==> flow/design.v <==
`timescale 1ns/10ps
module  CED(
	input  clk,
	input  rst,
	input  enable,
	output reg ird,
	input  [7:0] idata,	
	output reg [13:0] iaddr,
	output reg cwr_mag_0,
	output reg [12:0] cdata_mag_wr0,
	output reg crd_mag_0,
	input  [12:0] cdata_mag_rd0,
	output reg [13:0] caddr_mag_0,
	output reg cwr_ang_0,
	output reg [12:0] cdata_ang_wr0,
	output reg crd_ang_0,
	input  [12:0] cdata_ang_rd0,
	output reg [13:0] caddr_ang_0,
	output reg cwr1,
	output reg [12:0] cdata_wr1,
	output reg crd1,
	input  [12:0] cdata_rd1,
	output reg [13:0] caddr_1,
	output reg cwr2,
	output reg [12:0] cdata_wr2,
	output reg [13:0] caddr_2,
	output reg done
);
reg [5:0] state,next_state,i;
reg [7:0] Grayscale_temp[0:8];
reg signed [12:0] magnitude_L0[0:8];
reg [12:0] angle_L0[0:8];
reg signed [12:0] Gx,Gy,magnitude;
reg signed [12:0] Gx_abs,Gy_abs;
reg [15:0] n,j;
reg [12:0]angle;
reg signed[28:0] Gy_temp,angle_tmp, Gy_temp1;
parameter INIT=5'd0,GRAYSCALE_ADDR=5'd1,WAIT=5'd2,GRAYSCALE_DATA=5'd3,
          LAYER0=5'd4,INIT1=5'd5,LAYER1_ADDR=5'd6,WAIT1=5'd7,LAYER1_DATA=5'd8,
		  LAYER1_DATA1=5'd9,NMS=5'd10,INIT2=5'd11,LAYER2_ADDR=5'd12,
		  WAIT2=5'd13,LAYER2_DATA=5'd14,LAYER2_DATA1=5'd15,HT=5'd16,FINISHED=5'd17;
always @(posedge clk or posedge rst ) begin
  if(rst) state<=INIT;
  else state<=next_state;
end
always @(*) begin
	case (state)
		INIT:begin
		  next_state=(enable)?GRAYSCALE_ADDR:INIT;
		end 
		GRAYSCALE_ADDR:begin
		  next_state=WAIT;
		end
        WAIT:begin
		   next_state=GRAYSCALE_DATA;
		end
        GRAYSCALE_DATA:begin
			next_state=(i>8)?LAYER0:GRAYSCALE_ADDR;  
		end
		LAYER0:begin
		   next_state=(j>15875)?INIT1:GRAYSCALE_ADDR;
		end
        INIT1:begin
          next_state=LAYER1_ADDR;
        end
        LAYER1_ADDR:begin
            next_state=WAIT1;
	    end 
        WAIT1:begin
		   if((n>0&&n<125)||(n%126==0)||(n%126==125)||(n>15750&&n<15875))next_state=LAYER1_DATA1;
		   else next_state=LAYER1_DATA;
		end
		LAYER1_DATA:begin
		  next_state=(i>8)?NMS:LAYER1_ADDR; 
		end
		LAYER1_DATA1:begin
          next_state=LAYER1_ADDR;
		end
        NMS:begin
		  next_state=(n>15875)?INIT2:LAYER1_ADDR;
		end
		INIT2:begin
		  next_state=LAYER2_ADDR;
		end
		LAYER2_ADDR:begin
		  next_state=WAIT2;
		end
		WAIT2:begin
		  if((n>0&&n<125)||(n%126==0)||(n%126==125)||(n>15750&&n<15875))next_state=LAYER2_DATA1;
		  else next_state=LAYER2_DATA;
		end
		LAYER2_DATA:begin
		  next_state=(i>8)?HT:LAYER2_ADDR; 
		end
		LAYER2_DATA1:begin
          next_state=LAYER2_ADDR;
		end
		HT:begin
		  next_state=(n>15875)?FINISHED:LAYER2_ADDR;
		end
		default:begin
		  next_state=state;
		end 
	endcase	
end
always @(posedge clk) begin
		case (state)
		INIT:begin
		  n=0;
		  i=0;
		  j=0;
		  done=0;
		  ird=0;
		  cwr_mag_0=0;
		  cwr_ang_0=0;
		  crd_mag_0=0;
		  crd_ang_0=0;
		  cwr1=0;
		  crd1=0;
		  cwr2=0;
		  angle=0;
		  angle_tmp=0;
		end 
		GRAYSCALE_ADDR:begin
		  ird=1;
		  cwr_ang_0=0;
		  cwr_mag_0=0;
		  if (i==0)iaddr=n;
		  else if(i==1)iaddr=n+1;
		  else if(i==2)iaddr=n+2;
		  else if(i==3)iaddr=n+128;
		  else if(i==4)iaddr=n+129;
		  else if(i==5)iaddr=n+130;
		  else if(i==6)iaddr=n+256;
		  else if(i==7)iaddr=n+257;
		  else iaddr=n+258; 
		end
		WAIT:begin
		  angle=0;
		  angle_tmp=0;
		end
        GRAYSCALE_DATA:begin
		  Grayscale_temp[i]=idata;
		  i=i+1;
		end
		LAYER0:begin
		  i=0;
		  ird=0;
		  cwr_ang_0=1;
		  cwr_mag_0=1;
		  n=(n%128==125)?n+3:n+1;
		  Gx=-(Grayscale_temp[0])+Grayscale_temp[2]-(Grayscale_temp[3]<<1)+
		     (Grayscale_temp[5]<<1)-Grayscale_temp[6]+Grayscale_temp[8];
		  Gy=-Grayscale_temp[0]-(Grayscale_temp[1]<<1)-Grayscale_temp[2]+
		     Grayscale_temp[6]+(Grayscale_temp[7]<<1)+Grayscale_temp[8];
          Gx_abs=(Gx[12]==1)?-Gx:Gx;
          Gy_abs=(Gy[12]==1)?-Gy:Gy;
		  magnitude=Gx_abs+Gy_abs;
          angle_tmp=(Gx!=0)?(Gy<<16)/Gx:Gx;
		  if(angle_tmp<$signed(29'h00006A09) && angle_tmp>$signed(29'h1FFF95F7))begin                         
			if (Gx!=0&&Gy==0)angle=13'h00;
			else if (Gx==0&&Gy!=0)angle=13'h5a;
			else angle=13'h00;
		  end         
		  else if(angle_tmp>$signed(29'h00006A09) && angle_tmp<$signed(29'h00026A09))angle=13'h2d;            
		  else if(angle_tmp>$signed(29'h00026A09) || angle_tmp<$signed(29'h1FFD95F7))angle=13'h5a;            
		  else angle=13'h87;
		  caddr_mag_0=j;
		  cdata_mag_wr0=magnitude;
		  caddr_ang_0=j;
          cdata_ang_wr0=angle;
		  j=j+1;
		end
        INIT1:begin
		  j=0;
		  n=0;
		  i=0;
		  cwr_ang_0=0;
		  cwr_mag_0=0;
        end
		LAYER1_ADDR:begin
		  if ((n>0&&n<125)||(n%126==0)||(n%126==125)||(n>15750&&n<15875)) begin
		    cwr1=0;
			caddr_1=n;
		  end
          else begin
		    crd_ang_0=1;
		    crd_mag_0=1;
			cwr1=0;
			if (i==0)begin
			  caddr_ang_0=j;
			  caddr_mag_0=j;
			end
		    else if(i==1)begin
			  caddr_ang_0=j+1;
			  caddr_mag_0=j+1;
			end
		    else if(i==2)begin
			  caddr_ang_0=j+2;
			  caddr_mag_0=j+2;
			end
		    else if(i==3)begin
			  caddr_ang_0=j+126;
			  caddr_mag_0=j+126;
			end
		    else if(i==4)begin
			  caddr_ang_0=j+127;
			  caddr_mag_0=j+127;
			end
		    else if(i==5)begin
			  caddr_ang_0=j+128;
			  caddr_mag_0=j+128;
			end
		    else if(i==6)begin
			  caddr_ang_0=j+252;
			  caddr_mag_0=j+252;
			end
		    else if(i==7)begin
			  caddr_ang_0=j+253;
			  caddr_mag_0=j+253;
			end
		    else begin
			  caddr_ang_0=j+254;
			  caddr_mag_0=j+254;
			end
		  end
		end
		LAYER1_DATA:begin
		  angle_L0[i]=cdata_ang_rd0;
		  magnitude_L0[i]=cdata_mag_rd0;
		  i=i+1;
		end
		LAYER1_DATA1:begin
          	cwr1=1;
			cdata_wr1=0;
			n=n+1;
		end
		NMS:begin
		  crd_ang_0=0;
		  crd_mag_0=0;
		  cwr1=1;
		  caddr_1=n;
		  if (angle_L0[4]==13'h00) begin
            cdata_wr1=(magnitude_L0[4]>=magnitude_L0[3]
			          &&magnitude_L0[4]>=magnitude_L0[5])?magnitude_L0[4]:0;			
		  end
		  else if (angle_L0[4]==13'h2d) begin
			cdata_wr1=(magnitude_L0[4]>=magnitude_L0[2]
			          &&magnitude_L0[4]>=magnitude_L0[6])?magnitude_L0[4]:0;	
		  end
          else if (angle_L0[4]==13'h5a) begin
			cdata_wr1=(magnitude_L0[4]>=magnitude_L0[1]
			          &&magnitude_L0[4]>=magnitude_L0[7])?magnitude_L0[4]:0;	
		  end
		  else begin
			cdata_wr1=(magnitude_L0[4]>=magnitude_L0[0]
			          &&magnitude_L0[4]>=magnitude_L0[8])?magnitude_L0[4]:0;
		  end
		  j=(j%126==123)?j+3:j+1;
		  n=n+1;
		  i=0;
		end
		INIT2:begin
		  j=0;
		  n=0;
		  i=0;
          cwr1=0;
		end
		LAYER2_ADDR:begin
		  if ((n>0&&n<125)||(n%126==0)||(n%126==125)||(n>15750&&n<15875)) begin
		    cwr2=0;
			caddr_2=n;
		  end
          else begin
            crd1=1;
			cwr2=0;
			if (i==0)caddr_1=j;
		    else if(i==1)caddr_1=j+1;
		    else if(i==2)caddr_1=j+2;
		    else if(i==3)caddr_1=j+126;
		    else if(i==4)caddr_1=j+127;
		    else if(i==5)caddr_1=j+128;
		    else if(i==6)caddr_1=j+252;
		    else if(i==7)caddr_1=j+253;
		    else caddr_1=j+254;
		  end
		end
		LAYER2_DATA:begin
		  magnitude_L0[i]=cdata_rd1;
		  i=i+1;
		end	
		LAYER2_DATA1:begin
          	cwr2=1;
			cdata_wr2=0;
			n=n+1;
		end
		HT:begin
          crd1=0;
		  cwr2=1;
		  caddr_2=n;
          if (magnitude_L0[4]>=13'd100)cdata_wr2=13'd255;
		  else if(magnitude_L0[4]<13'd50)cdata_wr2=13'd0;
		  else begin
			if ((magnitude_L0[0]>=13'd100)||(magnitude_L0[1]>=13'd100)||
			    (magnitude_L0[2]>=13'd100)||(magnitude_L0[3]>=13'd100)||
				(magnitude_L0[5]>=13'd100)||(magnitude_L0[6]>=13'd100)||
				(magnitude_L0[7]>=13'd100)||(magnitude_L0[8]>=13'd100)) begin
				cdata_wr2=13'd255;
			end
			else cdata_wr2=13'd0;
		  end
		  j=(j%126==123)?j+3:j+1;
		  n=n+1;
		  i=0;
		end
		FINISHED:begin
		  done=1;
		end
		default:begin
		end 
	endcase
end
endmodule
==> flow/run.sh <==
#!/bin/bash
# the make line also repeats each setting of config.mk as NAME=value (left out here)
make -C /OpenROAD-flow-scripts/flow DESIGN_CONFIG=/design/flow/config.mk WORK_HOME=/design/flow/orfs CLKGATE_MAP_FILE= finish
==> flow/config.mk <==
export PLATFORM = sky130hd
export DESIGN_NAME = CED
export DESIGN_NICKNAME = CED
export VERILOG_FILES = /design/flow/design.v
export SDC_FILE = /design/flow/constraint.sdc
export NUM_CORES = 4
export LEC_CHECK = 0
export ABC_AREA = 1
export CAP_MARGIN = 20
export CORE_MARGIN = 2
export CORE_UTILIZATION = 66
export CTS_CLUSTER_DIAMETER = 253
export PLACE_DENSITY = 0.6
export SLEW_MARGIN = 20
==> flow/constraint.sdc <==
create_clock -name core_clock -period 74.7 [get_ports {clk}]
set_input_delay 14.9400 -clock core_clock [delete_from_list [all_inputs] [get_ports {clk}]]
set_output_delay 14.9400 -clock core_clock [all_outputs]
set_load 0.01 [all_outputs]
==> results of run 1 <==
[layout make-up]
cell class              instances  area, sq um
repair buffers                394         3540
clock inverters                21          219
fillers                      6055        18700
diodes                          1         2.50
inverters                    1194         4530
flip-flops and latches        346        10300
multi-input cells            5999        37500
repair inverters                5         33.8
clock buffers                  50         1050
well taps                    1040         1300
[metrics by stage]
step	TNS (ps)	cell area, sq um	hold WS (ps)	instances
floorplan	0	51800	331	7721
global placement	-1120	55000	335	8885
detailed placement	-20060	55100	355	8888
CTS	0	56500	396	8966
global route	-9590	58500	384	9049
finish	0	58500	398	9050
[layer usage]
| metal | vias up | GRT usage, % | wire length (microns) |
|---|---|---|---|
| li1 | 25860 | - | - |
| met1 | 24933 | 48.6 | 65400 |
| met2 | 2837 | 67.6 | 78600 |
| met3 | 782 | 6.24 | 15100 |
| met4 | 0 | 25.0 | 12100 |
| met5 | - | 0 | 0 |
[timing repair]
item / CTS / global route
hold endpoints to repair: 0 / 0
hold buffers: 0 / 0
buffers inserted: 4 / 73
pin swaps: 1 / 92
cloned: 3 / 9
endpoints found under the setup margin: 6 / 6
resized: 31 / 325
==> out/results.ini, run 1 <==
[route]
wl_per_cell_microns = 18.9
initialDrtViolationCount = 5330
firstDrtPassIters = 10
drc = 0
vias = 54412
ant_nets = 0
drt_wl_total_mm = 171
vias_per_cell = 6.01

[global_routing]
grt_pass1_wl_mm = 258
antenna_found_initial = 1
grt_remaining_overflow = 0
track_usage_pct = 40.4
grt_max_degree = 42
grt_pass1_vias = 50368

[critical_path]
reg2reg_from = Grayscale_temp[0][2]$_DFFE_PP_
cp_data_required_time_ps = 75060
critPathMostFrequentCell = nand2_1
critPathKind = flip-flop to flip-flop
crit_family = simple AND/OR/NAND/NOR gates
cp-endpoint = cdata_ang_wr0[1]$_DFFE_PP_
end_kind = flip-flop
rr_worst_depth = 508
slowest_delay_ps = 560
rrSetupSlack_ps = 4520
r2r-end = cdata_ang_wr0[1]$_DFFE_PP_
startpoint = Grayscale_temp[0][2]$_DFFE_PP_
crit_cells = 508
startpoint_type = flip-flop
worst-path-buf-inv = 89
slowest_stage = o21ai_0
arrival_ps = 70540
crit_fanout = 31

[yosys]
yosysTopAreaCellShare_pct = 19.2
synth.distinct_cells = 85
yosys.area_share.simple_pct = 28.5
yosysWarnings = 4
syn_inst = 7577
synth.cell_area_sq_mm = 0.0513
edf_count = 328
top_cells_by_count = nand2_1, inv_1, ha_1
synthTopCellsByArea = edfxtp_1, ha_1, nand2_1
flop_cell = edfxtp_1
synth.avg_cell_area_sq_um = 6.76
top_cell = nand2_1
adder_share_pct = 17.4
aoi_share_pct = 15.7
yosys_area_sq_mm = 0.0513
ys.flops = 346
ys_cells = 7577
yosys.area.top_type = edfxtp_1
async_flop_share_pct = 5.20
synthXorXnorAreaFrac_pct = 7.62
synth_seq_share_pct = 20.1
synthMuxAreaShare_pct = 0.137
logic_family = simple AND/OR/NAND/NOR gates

[place]
numPortBuffers = 170
dpl_worst_slack_ps = -3460
routabilityCongestion = 1.03
hpwlAfterDp_mm = 128

[sta]
period_used_pct = 93.9
worst_pin_slew_ps = 1090
relSlewSlack_pct = 27.0
period_needed_ps = 70180
setup-violations-final = 0
hold_viol = 0
slew_violations = 0
clock_skew_ps = 25.3
worst_slack_ps = 4520
max_freq_mhz = 14.2

[job]
maxCapViolations = 0
warnings = 61

[cts]
htree_levels = 2
clk_pin_slew_ps = 60
cts_tree = yes
cts_buffer_depth = 3
cts_made_buffers = 39
cts_sinks = 346
clock_latency_ps = 600
root_buffer = clkbuf_16

[worst_hold_path]
hold_class = flip-flop to flip-flop
min_path_cells = 0
whs_endpoint = state[14]$_DFF_PP0_
hp-start = state[5]$_DFF_PP0_

[die]
die_w_microns = 283
die_y_microns = 283
fp_util_pct = 66.4
num_rows = 102
die-area_sq_mm = 0.0799
pin_count = 181
core_area_sq_mm = 0.0772

[run_status]
outcome = complete, no violations

[layout]
area_growth_syn_to_layout_pct = 14.1
post-route-util_pct = 75.8
fin_nets = 8710

==> run 2: changes to the inputs <==
- CORE_UTILIZATION: 66 -> 70
- CTS_CLUSTER_DIAMETER: 253 -> default
- TNS_END_PERCENT: default -> 75
- clock period: 74.7 -> 61.0 ns (I/O delays scaled with it)
==> out/results.ini, run 2 <==
[run_status]
tool.error = [ERROR DPL-0038] Utilization greater than 100%, impossible to legalize
lastStage = 4_1_cts
outcome = stopped before the end

[die]
core_area_sq_mm = 0.0727
fp_util_pct = 70.5
num_rows = 99
die_y_microns = 275
pin_count = 181
die-area_sq_mm = 0.0754
die_w_microns = 275

[yosys]
yosys.area.top_type = edfxtp_1
top_cell = nand2_1
synth.distinct_cells = 85
yosys_area_sq_mm = 0.0513
top_cells_by_count = nand2_1, inv_1, ha_1
syn_inst = 7577
logic_family = simple AND/OR/NAND/NOR gates
async_flop_share_pct = 5.20
ys_cells = 7577
yosysWarnings = 4
synth.cell_area_sq_mm = 0.0513
synth.avg_cell_area_sq_um = 6.76
synthXorXnorAreaFrac_pct = 7.62
aoi_share_pct = 15.7
edf_count = 328
synth_seq_share_pct = 20.1
synthMuxAreaShare_pct = 0.137
yosysTopAreaCellShare_pct = 19.2
ys.flops = 346
yosys.area_share.simple_pct = 28.5
adder_share_pct = 17.4
synthTopCellsByArea = edfxtp_1, ha_1, nand2_1
flop_cell = edfxtp_1

[place]
numPortBuffers = 170
hpwlAfterDp_mm = 159
routabilityCongestion = 1.09

run 2: per-stage QoR:
stage | TNS, ps | instance area [sq um] | cells | worst slack, ps | utilization [%]
floorplan | -8570 | 53300 | 7721 | -1530 | -
global placement | -8360 | 66400 | 10169 | -1440 | 91.3
detailed placement | -42730 | 66400 | 10170 | -7170 | 91.3
==> run 3: changes to the inputs <==
- ABC_AREA: 1 -> default
- CORE_UTILIZATION: 70 -> 15
- TNS_END_PERCENT: 75 -> default
- clock period: 61.0 -> 124.0 ns (I/O delays scaled with it)
==> out/results.ini, run 3 <==
[yosys]
yosys.area.top_type = edfxtp_1
synthXorXnorAreaFrac_pct = 6.34
aoi_share_pct = 26.1
logic_family = AND-OR/OR-AND gates
flop_cell = edfxtp_1
synthTopCellsByArea = edfxtp_1, ha_1, a21oi_1
syn_inst = 6576
synth.distinct_cells = 123
yosysTopAreaCellShare_pct = 19.0
ys_cells = 6576
synthMuxAreaShare_pct = 3.12
yosys.area_share.simple_pct = 21.4
top_cell = ha_1
top_cells_by_count = ha_1, nor2_1, nand2_1
async_flop_share_pct = 5.20
synth.cell_area_sq_mm = 0.0518
edf_count = 328
synth_seq_share_pct = 19.9
adder_share_pct = 17.3
yosys_area_sq_mm = 0.0518
yosysWarnings = 4
synth.avg_cell_area_sq_um = 7.87
ys.flops = 346

[critical_path]
cp_data_required_time_ps = 124330
crit_cells = 413
r2r-end = cdata_ang_wr0[3]$_DFFE_PP_
reg2reg_from = Grayscale_temp[0][0]$_DFFE_PP_
rr_worst_depth = 413
critPathMostFrequentCell = o21ai_0
startpoint_type = flip-flop
cp-endpoint = cdata_ang_wr0[3]$_DFFE_PP_
slowest_delay_ps = 800
rrSetupSlack_ps = 29250
arrival_ps = 95080
slowest_stage = a2111oi_0
end_kind = flip-flop
critPathKind = flip-flop to flip-flop
crit_fanout = 41
worst-path-buf-inv = 16
crit_family = AND-OR/OR-AND gates
startpoint = Grayscale_temp[0][0]$_DFFE_PP_

[global_routing]
antenna_found_initial = 11
grt_max_degree = 46
grt_remaining_overflow = 0
track_usage_pct = 9.88
grt_util_met3_pct = 1.37
met1_usage_pct = 13.3
grt-busiest-layer = met2
use_met2_pct = 16.6
grt_pass1_vias = 47274
grt_pass1_wl_mm = 277

[sta]
rsz0062_at_grt = no
setup-violations-final = 0
hold_viol = 0
slew_violations = 0
clock_skew_ps = 38.5
relSlewSlack_pct = 20.2
setup_tns_ps = 0
period_used_pct = 76.4
worst_pin_slew_ps = 1190
period_needed_ps = 94750
max_freq_mhz = 10.6

[layout]
area_growth_syn_to_layout_pct = 17.2
fin_nets = 7478
final_cell_area_sq_mm = 0.0607
post-route-util_pct = 17.7
finalNonFillerCells = 11339

[cts]
cts_buffer_depth = 3
htree_levels = 2
cts_sinks = 346
cts_hold_buf = 0
clock_latency_ps = 630
post_cts.resized_instances = 0
root_buffer = clkbuf_16
clk_pin_slew_ps = 60
cts_tree = yes
cts_made_buffers = 44
post_cts.repair.setup_buffers = 0

[job]
maxCapViolations = 0
warnings = 58

[route]
wl_per_cell_microns = 15.9
vias = 50182
ant_nets = 0
initialDrtViolationCount = 4316
drc = 0
firstDrtPassIters = 7
vias_per_cell = 4.43
drt_wl_total_mm = 180

[die]
num_rows = 215
die-area_sq_mm = 0.350
pin_count = 181
fp_util_pct = 15.1
die_w_microns = 591
die_y_microns = 591
core_area_sq_mm = 0.343

[worst_hold_path]
min_path_cells = 0
whs_endpoint = state[14]$_DFF_PP0_
hold_class = flip-flop to flip-flop
hp-start = state[5]$_DFF_PP0_

[place]
numPortBuffers = 170
routabilityCongestion = 0.904
placed_cells = 11257
hpwlAfterDp_mm = 140
post_dp_cell_area_sq_mm = 0.0592

[run_status]
outcome = complete, no violations

## run 3: layout make-up
class | count | area [sq um]
clock buffer | 51 | 1180
multi-input combinational | 5613 | 39100
tap | 4557 | 5700
sequential | 346 | 10300
antenna | 2 | 5.00
clock inverter | 28 | 255
inverter | 498 | 1870
timing repair buffer | 244 | 2250
fill | 38732 | 283000
## run 3: routing by layer
metal / vias up / routed length [microns]
li1: 24590 / -
met1: 23534 / 81000
met2: 1811 / 82700
met3: 243 / 12100
met4: 4 / 3920
met5: - / 27
## run 3: stage by stage
stage / setup slack (ps) / hold WS [ps]
3_5_place_dp: 31060 / 336
6_report: 29250 / 348
2_1_floorplan: 40360 / 331
5_1_grt: 19690 / 356
4_1_cts: 30560 / 350
3_3_place_gp: 33240 / 332
==> run 4: changes to the inputs <==
- ABC_AREA: default -> 1
- CAP_MARGIN: 20 -> 40
- CORE_UTILIZATION: 15 -> 72
- CTS_CLUSTER_SIZE: default -> 96
- TNS_END_PERCENT: default -> 35
- clock period: 124.0 -> 55.1 ns (I/O delays scaled with it)
==> out/results.ini, run 4 <==
[run_status]
outcome = stopped before the end
lastStage = 4_1_cts
tool.error = [ERROR DPL-0038] Utilization greater than 100%, impossible to legalize

[yosys]
yosys_area_sq_mm = 0.0513
yosysTopAreaCellShare_pct = 19.2
adder_share_pct = 17.4
logic_family = simple AND/OR/NAND/NOR gates
ys.flops = 346
yosys.area_share.simple_pct = 28.5
aoi_share_pct = 15.7
synthTopCellsByArea = edfxtp_1, ha_1, nand2_1
async_flop_share_pct = 5.20
syn_inst = 7577
synth.avg_cell_area_sq_um = 6.76
synthXorXnorAreaFrac_pct = 7.62
top_cell = nand2_1
yosysWarnings = 4
synth.distinct_cells = 85
synthMuxAreaShare_pct = 0.137
ys_cells = 7577
edf_count = 328
flop_cell = edfxtp_1
top_cells_by_count = nand2_1, inv_1, ha_1
yosys.area.top_type = edfxtp_1
synth_seq_share_pct = 20.1
synth.cell_area_sq_mm = 0.0513

[place]
routabilityCongestion = 1.12
hpwlAfterDp_mm = 182
placed_cells = 10226
post_dp_cell_area_sq_mm = 0.0666
dpl_worst_slack_ps = -16400
numPortBuffers = 170

[die]
die-area_sq_mm = 0.0733
fp_util_pct = 72.9
die_w_microns = 271
num_rows = 97
pin_count = 181
die_y_microns = 271
core_area_sq_mm = 0.0703

==> run 5: changes to the inputs <==
- CELL_PAD_IN_SITES_DETAIL_PLACEMENT: default -> 0
- CORE_UTILIZATION: 72 -> 70
- CTS_CLUSTER_SIZE: 96 -> 40
- GPL_ROUTABILITY_DRIVEN: default -> 0
- GPL_TIMING_DRIVEN: default -> 1
- HOLD_SLACK_MARGIN: default -> -0.1
- MAX_ROUTING_LAYER: default -> met4
- PLACE_DENSITY: 0.6 -> default
- SETUP_SLACK_MARGIN: default -> -0.37
- SLEW_MARGIN: 20 -> 10
- TNS_END_PERCENT: 35 -> 55
- clock period: 55.1 -> 63.9 ns (I/O delays scaled with it)
==> out/results.ini, run 5 <==
[die]
num_rows = 99
pin_count = 181
die_w_microns = 275
fp_util_pct = 70.5
die-area_sq_mm = 0.0754
core_area_sq_mm = 0.0727
die_y_microns = 275

[place]
placed_cells = 10135
hpwlAfterDp_mm = 151
numPortBuffers = 170

[yosys]
synth_seq_share_pct = 20.1
top_cell = nand2_1
adder_share_pct = 17.4
async_flop_share_pct = 5.20
aoi_share_pct = 15.7
yosysWarnings = 4
yosys_area_sq_mm = 0.0513
synthTopCellsByArea = edfxtp_1, ha_1, nand2_1
logic_family = simple AND/OR/NAND/NOR gates
ys_cells = 7577
synth.cell_area_sq_mm = 0.0513
yosys.area_share.simple_pct = 28.5
top_cells_by_count = nand2_1, inv_1, ha_1
syn_inst = 7577
synthXorXnorAreaFrac_pct = 7.62
yosys.area.top_type = edfxtp_1
yosysTopAreaCellShare_pct = 19.2
synthMuxAreaShare_pct = 0.137
edf_count = 328
synth.distinct_cells = 85
flop_cell = edfxtp_1
ys.flops = 346
synth.avg_cell_area_sq_um = 6.76

[cts]
htree_levels = 2
cts_sinks = 346
root_buffer = clkbuf_16
cts_made_buffers = 38
cts_buffer_depth = 3

[run_status]
tool.error = [ERROR GRT-0116] Global routing finished with congestion. Check the congestion regions in the DRC Viewer.
lastStage = 5_1_grt
outcome = stopped before the end

[global_routing]
grt_remaining_overflow = 2546
track_usage_pct = 93.7

## run 5: per-layer routing
layer	global-route usage, %	GRT overflow
met5	-	-
met4	98.5	557
met3	79.6	122
met2	110	1742
met1	87.5	125
## run 5: what timing repair did
action / 4_1_cts
resized: 291
buffers inserted: 234
endpoints found under the setup margin: 6
pin swaps: 185
gates cloned: 2
endpoints found under the hold margin: 0
hold buffers: 0
## run 5: metrics by stage
step	setup slack (ps)	TNS, ps	cell area, sq um	util [%]
after CTS	-1590	-9110	69500	95.6
after detailed placement	-5100	-30100	65400	89.9
after global placement	-460	-2190	65200	89.6
after floorplan	-340	-1440	52400	-
==> run 6: changes to the inputs <==
- ABC_AREA: 1 -> default
- CAP_MARGIN: 40 -> 25
- CELL_PAD_IN_SITES_GLOBAL_PLACEMENT: default -> 0
- CORE_ASPECT_RATIO: default -> 1.35
- CORE_UTILIZATION: 70 -> 38
- CTS_CLUSTER_SIZE: 40 -> 83
- GPL_ROUTABILITY_DRIVEN: 0 -> 1
- HOLD_SLACK_MARGIN: -0.1 -> default
- MAX_ROUTING_LAYER: met4 -> default
- PLACE_DENSITY: default -> 0.85
- SETUP_SLACK_MARGIN: -0.37 -> default
- SLEW_MARGIN: 10 -> 0
- TNS_END_PERCENT: 55 -> 10
- clock period: 63.9 -> 68.9 ns (I/O delays scaled with it)
==> out/results.ini, run 6 <==
[layout]
filler_cell_count = 11644
post-route-util_pct = 52.5
fin_nets = 9124
area_growth_syn_to_layout_pct = 37.3
final_cell_area_sq_mm = 0.0711

[yosys]
ys.flops = 346
yosys_area_sq_mm = 0.0518
synth_seq_share_pct = 19.9
synth.distinct_cells = 123
edf_count = 328
yosysTopAreaCellShare_pct = 19.0
top_cells_by_count = ha_1, nor2_1, nand2_1
yosys.area_share.simple_pct = 21.4
syn_inst = 6576
ys_cells = 6576
adder_share_pct = 17.3
top_cell = ha_1
yosysWarnings = 4
synthTopCellsByArea = edfxtp_1, ha_1, a21oi_1
logic_family = AND-OR/OR-AND gates
async_flop_share_pct = 5.20
synthXorXnorAreaFrac_pct = 6.34
yosys.area.top_type = edfxtp_1
flop_cell = edfxtp_1
synth.avg_cell_area_sq_um = 7.87
synthMuxAreaShare_pct = 3.12
synth.cell_area_sq_mm = 0.0518
aoi_share_pct = 26.1

[critical_path]
reg2reg_from = Grayscale_temp[0][0]$_DFFE_PP_
cp-endpoint = cdata_ang_wr0[1]$_DFFE_PP_
r2r-end = cdata_ang_wr0[1]$_DFFE_PP_
arrival_ps = 73050
slowest_stage = or4b_4
critPathKind = flip-flop to flip-flop
cp_data_required_time_ps = 69300
startpoint = Grayscale_temp[0][0]$_DFFE_PP_
startpoint_type = flip-flop
worst-path-buf-inv = 41
rrSetupSlack_ps = -3750
end_kind = flip-flop
crit_fanout = 15
slowest_delay_ps = 580
crit_family = AND-OR/OR-AND gates
rr_worst_depth = 425
critPathMostFrequentCell = o21ai_2
crit_cells = 425

[worst_hold_path]
hp-start = state[5]$_DFF_PP0_
whs_endpoint = state[14]$_DFF_PP0_
min_path_cells = 0
hold_class = flip-flop to flip-flop

[global_routing]
grt_max_degree = 38
grt_remaining_overflow = 0
track_usage_pct = 28.3
grt-busiest-layer = met2
met1_usage_pct = 29.5
antenna_found_initial = 1
grt_util_met3_pct = 4.35
grt_pass1_wl_mm = 318
grt_pass1_vias = 61012
use_met2_pct = 50.2

[job]
maxCapViolations = 0
warnings = 61

[cts]
cts_hold_buf = 0
cts_tree = yes
clk_pin_slew_ps = 70
cts_sinks = 346
root_buffer = clkbuf_16
cts_made_buffers = 38
clock_latency_ps = 640
cts_buffer_depth = 3
htree_levels = 2

[sta]
hold_viol = 0
worst_slack_ps = -3750
worst_pin_slew_ps = 1070
slew_violations = 0
relSlewSlack_pct = 28.4
max_freq_mhz = 13.8
setup_tns_ps = -22090
period_used_pct = 105
rsz0062_at_grt = yes
setup-violations-final = 6
period_needed_ps = 72650
clock_skew_ps = 53.1
holdWs_ps = 363

[route]
firstDrtPassIters = 9
vias_per_cell = 6.00
drc = 0
initialDrtViolationCount = 5375
drt_wl_total_mm = 208
wl_per_cell_microns = 20.5
ant_nets = 0
vias = 60995

[die]
die-area_sq_mm = 0.139
die_w_microns = 322
pin_count = 181
num_rows = 157
core_area_sq_mm = 0.135
die_y_microns = 433
fp_util_pct = 38.2

[place]
routabilityCongestion = 1.02
post_dp_cell_area_sq_mm = 0.0673
numPortBuffers = 170
hpwlAfterDp_mm = 157

[run_status]
so_faults = setup timing
outcome = finished with violations

[run 6: metrics by stage]
| step | worst slack, ps | cells |
|---|---|---|
| floorplan | -3610 | 6720 |
| global placement | -2420 | 9938 |
| detailed placement | -5840 | 9942 |
| CTS | -3680 | 10101 |
| global route | -7510 | 10172 |
| finish | -3750 | 10173 |
[run 6: cell type report]
type                       count  area (sq um)  share of cell area (%)
tap                         1749          2190                    3.08
clock inverter                27           347                   0.488
sequential                   346         10300                    14.5
timing repair buffer        1896         14700                    20.7
multi-input combinational   5613         40700                    57.2
inverter                     498          1870                    2.63
antenna                        1          2.50                 0.00352
clock buffer                  43           980                    1.38
[run 6: timing repair]
action                                  4_1_cts  5_1_grt
endpoints found under the setup margin        6        6
setup buffers                                89       70
resized                                      79      233
gates cloned                                  0        0
pin swaps                                    97      216
hold endpoints to repair                      0        0
[run 6: routing by layer]
metal	vias to the layer above	share of wire (%)	routed length, microns
met5	-	0.0038	8
met4	2	9.8	20400
met3	1242	7.6	15700
met2	3329	48	101000
met1	28566	34	71500
li1	27856	-	-
==> run 7: changes to the inputs <==
- ABC_AREA: default -> 1
- CAP_MARGIN: 25 -> 0
- CELL_PAD_IN_SITES_GLOBAL_PLACEMENT: 0 -> default
- CORE_ASPECT_RATIO: 1.35 -> default
- CORE_MARGIN: 2 -> 9
- CORE_UTILIZATION: 38 -> 72
- CTS_CLUSTER_DIAMETER: default -> 220
- CTS_CLUSTER_SIZE: 83 -> 99
- GPL_ROUTABILITY_DRIVEN: 1 -> 0
- HOLD_SLACK_MARGIN: default -> -0.07
- PLACE_DENSITY: 0.85 -> 0.39
- SETUP_SLACK_MARGIN: default -> 2.92
- SLEW_MARGIN: 0 -> 10
- TNS_END_PERCENT: 10 -> 55
- clock period: 68.9 -> 16.8 ns (I/O delays scaled with it)
==> out/results.ini, run 7 <==
[run_status]
outcome = stopped before the end
lastStage = 4_1_cts
tool.error = [ERROR DPL-0038] Utilization greater than 100%, impossible to legalize

[yosys]
yosys_area_sq_mm = 0.0513
syn_inst = 7577
ys_cells = 7577
yosys.area_share.simple_pct = 28.5
synth.cell_area_sq_mm = 0.0513
aoi_share_pct = 15.7
logic_family = simple AND/OR/NAND/NOR gates
ys.flops = 346
top_cells_by_count = nand2_1, inv_1, ha_1
synth.avg_cell_area_sq_um = 6.76
synthTopCellsByArea = edfxtp_1, ha_1, nand2_1
synthXorXnorAreaFrac_pct = 7.62
synth_seq_share_pct = 20.1
adder_share_pct = 17.4
yosysTopAreaCellShare_pct = 19.2
yosys.area.top_type = edfxtp_1
async_flop_share_pct = 5.20
yosysWarnings = 4
top_cell = nand2_1
synth.distinct_cells = 85
edf_count = 328
synthMuxAreaShare_pct = 0.137
flop_cell = edfxtp_1

[place]
dpl_worst_slack_ps = -54490
hpwlAfterDp_mm = 185
numPortBuffers = 170
placed_cells = 10233

[die]
core_area_sq_mm = 0.0703
fp_util_pct = 72.9
die_w_microns = 285
pin_count = 181
die_y_microns = 285
num_rows = 97
die-area_sq_mm = 0.0811

run 7: through the flow:
stage                     utilization (%)  instance area [sq um]
after floorplan                         -                  53100
after global placement               95.0                  66800
after detailed placement             95.0                  66800
==> run 8: changes to the inputs <==
- ABC_AREA: 1 -> default
- CAP_MARGIN: 0 -> 20
- CELL_PAD_IN_SITES_DETAIL_PLACEMENT: 0 -> default
- CORE_MARGIN: 9 -> 2
- CORE_UTILIZATION: 72 -> 40
- CTS_CLUSTER_DIAMETER: 220 -> default
- CTS_CLUSTER_SIZE: 99 -> default
- GPL_ROUTABILITY_DRIVEN: 0 -> default
- GPL_TIMING_DRIVEN: 1 -> default
- HOLD_SLACK_MARGIN: -0.07 -> default
- PLACE_DENSITY: 0.39 -> 0.6
- SETUP_SLACK_MARGIN: 2.92 -> -2.0
- SLEW_MARGIN: 10 -> 20
- TNS_END_PERCENT: 55 -> default
- clock period: 16.8 -> 85.2 ns (I/O delays scaled with it)
==> out/results.ini, run 8 <==
[run_status]
outcome = complete, no violations

[cts]
clk_pin_slew_ps = 60
cts_sinks = 346
cts_hold_buf = 0
cts_made_buffers = 42
clock_latency_ps = 620
cts_tree = yes
cts_buffer_depth = 3
htree_levels = 2
root_buffer = clkbuf_16

[layout]
fin_nets = 7653
post-route-util_pct = 46.0
area_growth_syn_to_layout_pct = 13.7
final_cell_area_sq_mm = 0.0588

[critical_path]
critPathKind = flip-flop to flip-flop
crit_cells = 417
cp-endpoint = cdata_ang_wr0[4]$_DFFE_PP_
rr_worst_depth = 417
crit_family = AND-OR/OR-AND gates
startpoint_type = flip-flop
slowest_stage = or4_1
r2r-end = cdata_ang_wr0[4]$_DFFE_PP_
arrival_ps = 80480
startpoint = Grayscale_temp[0][0]$_DFFE_PP_
end_kind = flip-flop
rrSetupSlack_ps = 5060
reg2reg_from = Grayscale_temp[0][0]$_DFFE_PP_
slowest_delay_ps = 580
worst-path-buf-inv = 31
critPathMostFrequentCell = o21ai_0
cp_data_required_time_ps = 85540
crit_fanout = 34

[yosys]
synth_seq_share_pct = 19.9
synthXorXnorAreaFrac_pct = 6.34
synthTopCellsByArea = edfxtp_1, ha_1, a21oi_1
flop_cell = edfxtp_1
ys.flops = 346
logic_family = AND-OR/OR-AND gates
top_cells_by_count = ha_1, nor2_1, nand2_1
async_flop_share_pct = 5.20
synth.cell_area_sq_mm = 0.0518
synthMuxAreaShare_pct = 3.12
syn_inst = 6576
yosysTopAreaCellShare_pct = 19.0
ys_cells = 6576
aoi_share_pct = 26.1
yosys.area_share.simple_pct = 21.4
synth.avg_cell_area_sq_um = 7.87
adder_share_pct = 17.3
yosysWarnings = 4
yosys_area_sq_mm = 0.0518
synth.distinct_cells = 123
edf_count = 328
top_cell = ha_1
yosys.area.top_type = edfxtp_1

[place]
numPortBuffers = 170
routabilityCongestion = 0.948
post_dp_cell_area_sq_mm = 0.0569
hpwlAfterDp_mm = 142

[sta]
period_used_pct = 94.1
worst_pin_slew_ps = 1170
relSlewSlack_pct = 21.2
setup-violations-final = 0
slew_violations = 0
period_needed_ps = 80140
hold_viol = 0
max_freq_mhz = 12.5
clock_skew_ps = 39.5

[route]
wl_per_cell_microns = 21.0
drc = 0
firstDrtPassIters = 6
ant_nets = 0
drt_wl_total_mm = 183
vias_per_cell = 5.93
initialDrtViolationCount = 4708
vias = 51468

[global_routing]
grt-busiest-layer = met2
grt_pass1_wl_mm = 280
met1_usage_pct = 35.8
grt_pass1_vias = 48546
grt_util_met3_pct = 2.72
grt_remaining_overflow = 0
grt_max_degree = 37
track_usage_pct = 26.6
antenna_found_initial = 2
use_met2_pct = 44.8

[worst_hold_path]
whs_endpoint = state[14]$_DFF_PP0_
hp-start = state[5]$_DFF_PP0_
min_path_cells = 0
hold_class = flip-flop to flip-flop

[die]
num_rows = 131
fp_util_pct = 40.4
die_w_microns = 364
core_area_sq_mm = 0.128
die-area_sq_mm = 0.132
pin_count = 181
die_y_microns = 364

[job]
maxCapViolations = 0
warnings = 58

==> run 8: layer usage <==
metal	up-vias	routed length, microns
li1	24947	-
met1	24505	81800
met2	1672	84500
met3	344	9930
met4	0	6300
met5	-	0
==> run 8: through the flow <==
step	worst slack, ps	std cells	setup TNS, ps	hold WS, ps
after floorplan	1560	6720	0	331
after global placement	1290	8592	0	334
after detailed placement	-661	8592	-3250	337
after CTS	-1180	8669	-6400	353
after global routing	-2180	8684	-12500	369
final	5060	8685	0	350
==> run 8: area by class of cell <==
class                   count  area [sq um]
repair inverters            1          5.00
clock inverters            32           397
well taps                1729          2160
inverters                 498          1870
fillers                 12671         69200
repair buffers            420          3580
multi-input cells        5613         39500
clock buffers              45          1060
diodes                      1          2.50
flip-flops and latches    346         10300
==> run 8: what timing repair did <==
item / 4_1_cts / 5_1_grt
endpoints found under the hold margin: 0 / 0
setup endpoints to repair: 0 / 6
setup buffers: 0 / 14
resized: 0 / 144
==> run 9: changes to the inputs <==
- ABC_AREA: default -> 1
- CAP_MARGIN: 20 -> 40
- CELL_PAD_IN_SITES_DETAIL_PLACEMENT: default -> 0
- CORE_MARGIN: 2 -> 9
- CORE_UTILIZATION: 40 -> 72
- CTS_CLUSTER_DIAMETER: default -> 220
- CTS_CLUSTER_SIZE: default -> 40
- GPL_ROUTABILITY_DRIVEN: default -> 0
- GPL_TIMING_DRIVEN: default -> 1
- PLACE_DENSITY: 0.6 -> default
- PLACE_DENSITY_LB_ADDON: default -> 0.18
- SETUP_SLACK_MARGIN: -2.0 -> 2.92
- SLEW_MARGIN: 20 -> 10
- TNS_END_PERCENT: default -> 55
- clock period: 85.2 -> 17.9 ns (I/O delays scaled with it)
==> out/results.ini, run 9 <==
[yosys]
synthXorXnorAreaFrac_pct = 7.62
syn_inst = 7577
aoi_share_pct = 15.7
ys.flops = 346
edf_count = 328
yosys.area.top_type = edfxtp_1
yosysTopAreaCellShare_pct = 19.2
adder_share_pct = 17.4
synthMuxAreaShare_pct = 0.137
synth.avg_cell_area_sq_um = 6.76
synthTopCellsByArea = edfxtp_1, ha_1, nand2_1
yosys.area_share.simple_pct = 28.5
flop_cell = edfxtp_1
async_flop_share_pct = 5.20
yosys_area_sq_mm = 0.0513
synth.cell_area_sq_mm = 0.0513
logic_family = simple AND/OR/NAND/NOR gates
top_cell = nand2_1
synth.distinct_cells = 85
ys_cells = 7577
top_cells_by_count = nand2_1, inv_1, ha_1
yosysWarnings = 4
synth_seq_share_pct = 20.1

[die]
num_rows = 97
die-area_sq_mm = 0.0811
die_y_microns = 285
core_area_sq_mm = 0.0703
fp_util_pct = 72.9
die_w_microns = 285
pin_count = 181

[place]
numPortBuffers = 170
dpl_worst_slack_ps = -55870
hpwlAfterDp_mm = 201

[run_status]
outcome = stopped before the end
lastStage = 4_1_cts
tool.error = [ERROR DPL-0038] Utilization greater than 100%, impossible to legalize

[run 9: metrics by stage]
| stage | setup TNS (ps) | cells | hold WS [ps] | instance area, sq um | utilization [%] |
|---|---|---|---|---|---|
| after detailed placement | -334830 | 10259 | 357 | 67000 | 95.4 |
| after global placement | -266230 | 10244 | 332 | 66900 | 95.1 |
| after floorplan | -268450 | 7721 | 331 | 53100 | - |
==> run 10: changes to the inputs <==
- CAP_MARGIN: 40 -> 20
- CELL_PAD_IN_SITES_DETAIL_PLACEMENT: 0 -> default
- CORE_MARGIN: 9 -> 2
- CORE_UTILIZATION: 72 -> 60
- CTS_CLUSTER_DIAMETER: 220 -> default
- CTS_CLUSTER_SIZE: 40 -> 98
- GPL_ROUTABILITY_DRIVEN: 0 -> default
- GPL_TIMING_DRIVEN: 1 -> default
- PLACE_DENSITY: default -> 0.37
- PLACE_DENSITY_LB_ADDON: 0.18 -> default
- SETUP_SLACK_MARGIN: 2.92 -> default
- SLEW_MARGIN: 10 -> 20
- TNS_END_PERCENT: 55 -> default
- clock period: 17.9 -> 83.2 ns (I/O delays scaled with it)
==> out/results.ini, run 10 <==
[run_status]
outcome = complete, no violations

[cts]
cts_buffer_depth = 3
root_buffer = clkbuf_16
cts_sinks = 346
cts_made_buffers = 40
clk_pin_slew_ps = 60
cts_hold_buf = 0
htree_levels = 2
cts_tree = yes
clock_latency_ps = 610

[yosys]
yosys.area_share.simple_pct = 28.5
ys.flops = 346
edf_count = 328
logic_family = simple AND/OR/NAND/NOR gates
synthMuxAreaShare_pct = 0.137
yosysTopAreaCellShare_pct = 19.2
ys_cells = 7577
top_cells_by_count = nand2_1, inv_1, ha_1
adder_share_pct = 17.4
yosysWarnings = 4
yosys_area_sq_mm = 0.0513
synthXorXnorAreaFrac_pct = 7.62
synth_seq_share_pct = 20.1
synth.cell_area_sq_mm = 0.0513
synthTopCellsByArea = edfxtp_1, ha_1, nand2_1
synth.avg_cell_area_sq_um = 6.76
aoi_share_pct = 15.7
synth.distinct_cells = 85
yosys.area.top_type = edfxtp_1
syn_inst = 7577
flop_cell = edfxtp_1
top_cell = nand2_1
async_flop_share_pct = 5.20

[sta]
setup-violations-final = 0
slew_violations = 0
period_used_pct = 91.0
setup_tns_ps = 0
hold_viol = 0
max_freq_mhz = 13.2
relSlewSlack_pct = 24.0
worst_slack_ps = 7490
worst_pin_slew_ps = 1140
holdWs_ps = 348
period_needed_ps = 75710
clock_skew_ps = 53.8

[route]
firstDrtPassIters = 6
wl_met3_mm = 12.2
initialDrtViolationCount = 4652
met2WireLength_mm = 72.5
vias_per_cell = 5.71
drc = 0
n_antenna_cell = 0
highest_layer = met4
ant_nets = 0
wl_met1_mm = 67.7
wl_per_cell_microns = 17.8
vias = 51662
drt_wl_total_mm = 161

[die]
num_rows = 107
die-area_sq_mm = 0.0878
core_area_sq_mm = 0.0849
pin_count = 181
die_w_microns = 296
die_y_microns = 296
fp_util_pct = 60.4

[critical_path]
end_kind = flip-flop
rrSetupSlack_ps = 7490
crit_cells = 547
startpoint_type = flip-flop
cp_data_required_time_ps = 83570
arrival_ps = 76080
slowest_stage = or4_1
slowest_delay_ps = 530
startpoint = Grayscale_temp[0][0]$_DFFE_PP_
critPathMostFrequentCell = nand2_1
rr_worst_depth = 547
reg2reg_from = Grayscale_temp[0][0]$_DFFE_PP_
crit_family = simple AND/OR/NAND/NOR gates
worst-path-buf-inv = 95
critPathKind = flip-flop to flip-flop
cp-endpoint = cdata_ang_wr0[1]$_DFFE_PP_
crit_fanout = 31
r2r-end = cdata_ang_wr0[1]$_DFFE_PP_

[worst_hold_path]
hold_class = flip-flop to flip-flop
whs_endpoint = state[14]$_DFF_PP0_
min_path_cells = 0
hp-start = state[5]$_DFF_PP0_

[job]
warnings = 60
maxCapViolations = 0

[layout]
area_growth_syn_to_layout_pct = 11.0
post-route-util_pct = 67.0
final_cell_area_sq_mm = 0.0569
fin_nets = 8603
finalNonFillerCells = 9045

[place]
hpwlAfterDp_mm = 125
placed_cells = 8910
routabilityCongestion = 0.999
post_dp_cell_area_sq_mm = 0.0546
numPortBuffers = 170
dpl_worst_slack_ps = -2420

[global_routing]
antenna_found_initial = 1
grt_max_degree = 41
grt_pass1_wl_mm = 249
grt_pass1_vias = 47638
track_usage_pct = 35.5
grt_remaining_overflow = 0

[run 10: layer usage]
metal / track usage, % / vias to the layer above
met1: 46.6 / 23514
met4: 17.0 / 0
li1: - / 25640
met2: 58.0 / 2096
met3: 4.33 / 412
met5: 0 / -
[run 10: area by class of cell]
class / count / area [sq um]
Multi-Input combinational cell: 5997 / 36600
Timing Repair inverter: 7 / 37.5
Fill cell: 7739 / 28000
Tap cell: 1144 / 1430
Clock buffer: 45 / 1030
Inverter: 1194 / 4550
Timing Repair Buffer: 286 / 2610
Sequential cell: 346 / 10300
Clock inverter: 26 / 278
[run 10: repair_timing]
action                                  CTS  global route
gates resized                            15           122
buffers inserted                          0            55
cloned                                    1             7
pin swaps                                 0            11
endpoints found under the setup margin    6             6
==> run 11: changes to the inputs <==
- CORE_UTILIZATION: 60 -> 71
- CTS_CLUSTER_DIAMETER: default -> 260
- CTS_CLUSTER_SIZE: 98 -> 34
- PLACE_DENSITY: 0.37 -> default
- clock period: 83.2 -> 60.0 ns (I/O delays scaled with it)
==> out/results.ini, run 11 <==
[run_status]
outcome = stopped before the end
lastStage = 4_1_cts
tool.error = [ERROR DPL-0038] Utilization greater than 100%, impossible to legalize

[yosys]
yosys.area_share.simple_pct = 28.5
yosysWarnings = 4
yosys.area.top_type = edfxtp_1
syn_inst = 7577
ys.flops = 346
top_cells_by_count = nand2_1, inv_1, ha_1
edf_count = 328
synth_seq_share_pct = 20.1
synth.cell_area_sq_mm = 0.0513
flop_cell = edfxtp_1
synthXorXnorAreaFrac_pct = 7.62
async_flop_share_pct = 5.20
yosys_area_sq_mm = 0.0513
synth.distinct_cells = 85
top_cell = nand2_1
logic_family = simple AND/OR/NAND/NOR gates
synth.avg_cell_area_sq_um = 6.76
adder_share_pct = 17.4
synthMuxAreaShare_pct = 0.137
ys_cells = 7577
synthTopCellsByArea = edfxtp_1, ha_1, nand2_1
yosysTopAreaCellShare_pct = 19.2
aoi_share_pct = 15.7

[place]
numPortBuffers = 170
hpwlAfterDp_mm = 167
post_dp_cell_area_sq_mm = 0.0666
routabilityCongestion = 1.04
placed_cells = 10194

[die]
num_rows = 98
die_y_microns = 273
die-area_sq_mm = 0.0744
fp_util_pct = 71.7
die_w_microns = 273
pin_count = 181
core_area_sq_mm = 0.0715

==> run 11: stage by stage <==
step / worst slack (ps) / setup TNS, ps
3_3_place_gp: -2370 / -13700
2_1_floorplan: -2500 / -14390
3_5_place_dp: -9690 / -57530
==> run 12: changes to the inputs <==
- CAP_MARGIN: 20 -> 0
- CORE_UTILIZATION: 71 -> 72
- CTS_CLUSTER_DIAMETER: 260 -> 86
- CTS_CLUSTER_SIZE: 34 -> 15
- HOLD_SLACK_MARGIN: default -> -0.05
- PLACE_DENSITY: default -> 0.4
- SETUP_SLACK_MARGIN: default -> 5.0
- TNS_END_PERCENT: default -> 5
- clock period: 60.0 -> 67.0 ns (I/O delays scaled with it)
==> out/results.ini, run 12 <==
[run_status]
outcome = finished with violations
so_faults = setup timing

[die]
num_rows = 97
die-area_sq_mm = 0.0733
die_y_microns = 271
pin_count = 181
die_w_microns = 271
fp_util_pct = 72.9
core_area_sq_mm = 0.0703

[global_routing]
grt_pass1_wl_mm = 264
grt_remaining_overflow = 0
grt_pass1_vias = 52837
grt_max_degree = 42
antenna_found_initial = 12
track_usage_pct = 43.9

[job]
warnings = 64
maxCapViolations = 0

[sta]
period_used_pct = 108
hold_viol = 0
setup_tns_ps = -29670
clock_skew_ps = 40.7
rsz0062_at_grt = yes
worst_slack_ps = -5090
period_needed_ps = 72090
slew_violations = 0
setup-violations-final = 6
holdWs_ps = 350
relSlewSlack_pct = 18.2
worst_pin_slew_ps = 1220
max_freq_mhz = 13.9

[critical_path]
startpoint = Grayscale_temp[0][1]$_DFFE_PP_
end_kind = flip-flop
crit_family = simple AND/OR/NAND/NOR gates
worst-path-buf-inv = 91
cp_data_required_time_ps = 67430
crit_cells = 533
critPathKind = flip-flop to flip-flop
rr_worst_depth = 533
slowest_delay_ps = 910
startpoint_type = flip-flop
cp-endpoint = cdata_ang_wr0[2]$_SDFFCE_PP0P_
rrSetupSlack_ps = -5090
reg2reg_from = Grayscale_temp[0][1]$_DFFE_PP_
slowest_stage = o21ai_1
crit_fanout = 8
arrival_ps = 72520
r2r-end = cdata_ang_wr0[2]$_SDFFCE_PP0P_
critPathMostFrequentCell = nand2_2

[yosys]
synth_seq_share_pct = 20.1
yosys_area_sq_mm = 0.0513
synthMuxAreaShare_pct = 0.137
syn_inst = 7577
synthTopCellsByArea = edfxtp_1, ha_1, nand2_1
synthXorXnorAreaFrac_pct = 7.62
top_cell = nand2_1
edf_count = 328
synth.avg_cell_area_sq_um = 6.76
logic_family = simple AND/OR/NAND/NOR gates
yosys.area.top_type = edfxtp_1
yosysWarnings = 4
adder_share_pct = 17.4
top_cells_by_count = nand2_1, inv_1, ha_1
aoi_share_pct = 15.7
yosysTopAreaCellShare_pct = 19.2
flop_cell = edfxtp_1
async_flop_share_pct = 5.20
yosys.area_share.simple_pct = 28.5
synth.distinct_cells = 85
synth.cell_area_sq_mm = 0.0513
ys.flops = 346
ys_cells = 7577

[place]
dpl_worst_slack_ps = -2680
post_dp_cell_area_sq_mm = 0.0564
routabilityCongestion = 1.05
placed_cells = 8895
numPortBuffers = 170
hpwlAfterDp_mm = 126

[cts]
cts_sinks = 346
htree_levels = 1
clock_latency_ps = 640
cts_tree = yes
cts_made_buffers = 29
cts_buffer_depth = 3
cts_hold_buf = 0
root_buffer = clkbuf_16
clk_pin_slew_ps = 70

[worst_hold_path]
hp-start = state[5]$_DFF_PP0_
hold_class = flip-flop to flip-flop
whs_endpoint = state[14]$_DFF_PP0_
min_path_cells = 0

[route]
wl_per_cell_microns = 21.8
ant_nets = 0
drt_wl_total_mm = 200
initialDrtViolationCount = 9029
vias = 60479
vias_per_cell = 6.59
firstDrtPassIters = 17
drc = 0

[layout]
fin_nets = 8943
post-route-util_pct = 87.9
area_growth_syn_to_layout_pct = 20.6
finalNonFillerCells = 9176
final_cell_area_sq_mm = 0.0618

==> run 12: what timing repair did <==
item,4_1_cts,5_1_grt
hold endpoints to repair,0,0
buffers inserted,49,165
cloned,2,10
endpoints found under the setup margin,6,6
gates resized,87,600
pin swaps,49,380
==> run 12: area by class of cell <==
cell class	instances	area [sq um]
fill	3785	8480
antenna	7	17.5
tap	940	1180
timing repair buffer	636	5400
clock buffer	41	781
clock inverter	7	83.8
sequential	346	10300
multi-input combinational	5998	39400
inverter	1194	4580
timing repair inverter	7	43.8
==> run 12: layer usage <==
metal  part of all wire, %  vias to the layer above  wire length [microns]  global-route usage [%]
met5                 0.058                        -                    115                       0
met4                    11                        6                  22100                    31.9
met3                    14                     1978                  27700                    6.60
met2                    43                     5277                  85000                    73.0
met1                    32                    26908                  64900                    51.6
li1                      -                    26310                      -                       -
==> run 13: changes to the inputs <==
- CAP_MARGIN: 0 -> 20
- CORE_UTILIZATION: 72 -> 68
- CTS_CLUSTER_DIAMETER: 86 -> 260
- CTS_CLUSTER_SIZE: 15 -> 35
- HOLD_SLACK_MARGIN: -0.05 -> -0.1
- PLACE_DENSITY: 0.4 -> default
- SETUP_SLACK_MARGIN: 5.0 -> default
- TNS_END_PERCENT: 5 -> default
- clock period: 67.0 -> 62.6 ns (I/O delays scaled with it)
==> out/results.ini, run 13 <==
[yosys]
synth.distinct_cells = 85
ys.flops = 346
top_cell = nand2_1
yosys.area_share.simple_pct = 28.5
edf_count = 328
synthMuxAreaShare_pct = 0.137
aoi_share_pct = 15.7
yosys.area.top_type = edfxtp_1
adder_share_pct = 17.4
top_cells_by_count = nand2_1, inv_1, ha_1
syn_inst = 7577
synth_seq_share_pct = 20.1
flop_cell = edfxtp_1
synthTopCellsByArea = edfxtp_1, ha_1, nand2_1
synthXorXnorAreaFrac_pct = 7.62
ys_cells = 7577
logic_family = simple AND/OR/NAND/NOR gates
yosysTopAreaCellShare_pct = 19.2
async_flop_share_pct = 5.20
yosys_area_sq_mm = 0.0513
synth.avg_cell_area_sq_um = 6.76
yosysWarnings = 4
synth.cell_area_sq_mm = 0.0513

[place]
hpwlAfterDp_mm = 149
routabilityCongestion = 1.07
placed_cells = 10146
numPortBuffers = 170

[die]
num_rows = 100
die-area_sq_mm = 0.0776
fp_util_pct = 68.7
core_area_sq_mm = 0.0746
die_w_microns = 279
die_y_microns = 279
pin_count = 181

[cts]
cts_hold_buf = 0
cts_made_buffers = 13
root_buffer = clkbuf_16
cts_buffer_depth = 3
cts_sinks = 346
htree_levels = 1

[run_status]
lastStage = 5_1_grt
tool.error = [ERROR GRT-0116] Global routing finished with congestion. Check the congestion regions in the DRC Viewer.
outcome = stopped before the end

[global_routing]
grt_remaining_overflow = 1893
track_usage_pct = 91.1

run 13: repair_timing:
item | 4_1_cts
buffers inserted | 468
gates cloned | 4
endpoints found under the setup margin | 6
gates resized | 310
pin swaps | 280
run 13: through the flow:
stage | instance area (sq um) | worst slack [ps] | TNS (ps) | util [%]
global placement | 66000 | -16.4 | -32.5 | 88.5
detailed placement | 66000 | -4370 | -26030 | 88.5
CTS | 71200 | -390 | -2080 | 95.4
floorplan | 53200 | -21.0 | -21.0 | -
run 13: per-layer routing:
layer | GRT overflow | GRT usage, %
met5 | 9 | 56.9
met4 | 540 | 96.3
met3 | 74 | 80.1
met2 | 1185 | 105
met1 | 85 | 87.2
==> run 14: changes to the inputs <==
- CAP_MARGIN: 20 -> 0
- CELL_PAD_IN_SITES_DETAIL_PLACEMENT: default -> 0
- CORE_UTILIZATION: 68 -> 70
- CTS_CLUSTER_DIAMETER: 260 -> default
- CTS_CLUSTER_SIZE: 35 -> 40
- GPL_ROUTABILITY_DRIVEN: default -> 0
- GPL_TIMING_DRIVEN: default -> 1
- HOLD_SLACK_MARGIN: -0.1 -> 0.3
- SETUP_SLACK_MARGIN: default -> -0.37
- SLEW_MARGIN: 20 -> 10
- TNS_END_PERCENT: default -> 55
- clock period: 62.6 -> 66.6 ns (I/O delays scaled with it)
==> out/results.ini, run 14 <==
[run_status]
outcome = finished with violations
so_faults = capacitance limit, slew limit, setup timing

[job]
maxCapViolations = 1
warnings = 61

[yosys]
top_cells_by_count = nand2_1, inv_1, ha_1
synth.cell_area_sq_mm = 0.0513
aoi_share_pct = 15.7
syn_inst = 7577
top_cell = nand2_1
ys.flops = 346
synthXorXnorAreaFrac_pct = 7.62
logic_family = simple AND/OR/NAND/NOR gates
yosys.area_share.simple_pct = 28.5
synthMuxAreaShare_pct = 0.137
ys_cells = 7577
synth.distinct_cells = 85
adder_share_pct = 17.4
synth_seq_share_pct = 20.1
flop_cell = edfxtp_1
async_flop_share_pct = 5.20
yosysWarnings = 4
edf_count = 328
yosys_area_sq_mm = 0.0513
synthTopCellsByArea = edfxtp_1, ha_1, nand2_1
yosysTopAreaCellShare_pct = 19.2
synth.avg_cell_area_sq_um = 6.76
yosys.area.top_type = edfxtp_1

[route]
initialDrtViolationCount = 7069
drt_wl_total_mm = 189
vias_per_cell = 6.32
ant_nets = 0
drc = 0
firstDrtPassIters = 10
vias = 58773
wl_per_cell_microns = 20.4

[layout]
filler_cell_count = 4317
post-route-util_pct = 86.0
logic_area_sq_mm = 0.0391
area_growth_syn_to_layout_pct = 22.0
fin_nets = 9042
seqCellArea_sq_mm = 0.0103
finalNonFillerCells = 9300

[global_routing]
grt_remaining_overflow = 0
antenna_found_initial = 5
grt_pass1_wl_mm = 264
grt_max_degree = 41
grt_pass1_vias = 52888
track_usage_pct = 43.4

[critical_path]
cp_data_required_time_ps = 66900
rrSetupSlack_ps = -2280
worst-path-buf-inv = 84
critPathKind = flip-flop to flip-flop
reg2reg_from = Grayscale_temp[0][1]$_DFFE_PP_
crit_cells = 527
rr_worst_depth = 527
crit_family = simple AND/OR/NAND/NOR gates
startpoint_type = flip-flop
crit_fanout = 14
slowest_stage = fa_1
r2r-end = cdata_ang_wr0[3]$_DFFE_PP_
startpoint = Grayscale_temp[0][1]$_DFFE_PP_
cp-endpoint = cdata_ang_wr0[3]$_DFFE_PP_
end_kind = flip-flop
critPathMostFrequentCell = nand2_2
slowest_delay_ps = 560
arrival_ps = 69190

[cts]
root_buffer = clkbuf_16
cts_made_buffers = 37
clk_pin_slew_ps = 80
clock_latency_ps = 590
cts_buffer_depth = 3
htree_levels = 2
cts_sinks = 346
cts_tree = yes

[sta]
worst_pin_slew_ps = 1740
slew_violations = 4
period_used_pct = 103
setup-violations-final = 6
hold_viol = 0
clock_skew_ps = 48.5
holdWs_ps = 384
worst_slack_ps = -2280
rsz0062_at_grt = yes
max_freq_mhz = 14.5
period_needed_ps = 68880
relSlewSlack_pct = -16.9

[die]
fp_util_pct = 70.5
core_area_sq_mm = 0.0727
pin_count = 181
die_w_microns = 275
die_y_microns = 275
die-area_sq_mm = 0.0754
num_rows = 99

[worst_hold_path]
min_path_cells = 0
hp-start = state[5]$_DFF_PP0_
hold_class = flip-flop to flip-flop
whs_endpoint = state[14]$_DFF_PP0_

[place]
placed_cells = 9073
numPortBuffers = 170
hpwlAfterDp_mm = 127
dpl_worst_slack_ps = -3180

run 14: layout make-up:
class / instances / share of cell area (%)
multi-input cells: 5996 / 62.5
flip-flops and latches: 346 / 16.5
repair buffers: 734 / 9.80
inverters: 1194 / 7.28
well taps: 959 / 1.92
clock buffers: 46 / 1.63
clock inverters: 22 / 0.338
repair inverters: 2 / 0.0240
diodes: 1 / 0.00400
run 14: routing by layer:
layer	GRT usage, %	share of wire (%)	vias to the layer above
li1	-	-	26518
met1	48.0	33	26482
met2	72.7	44	4143
met3	8.77	12	1624
met4	34.8	11	6
met5	0	0.020	-
run 14: what timing repair did:
action | CTS | global route
setup buffers | 20 | 135
cloned | 1 | 5
pin swaps | 38 | 405
resized | 100 | 711
setup endpoints to repair | 6 | 6
hold buffers | 0 | 0
run 14: through the flow:
stage	setup TNS [ps]	cell area, sq um
floorplan	-1270	52000
global placement	0	57100
detailed placement	-18640	57100
CTS	-1840	58800
global route	-36440	62500
finish	-12960	62500
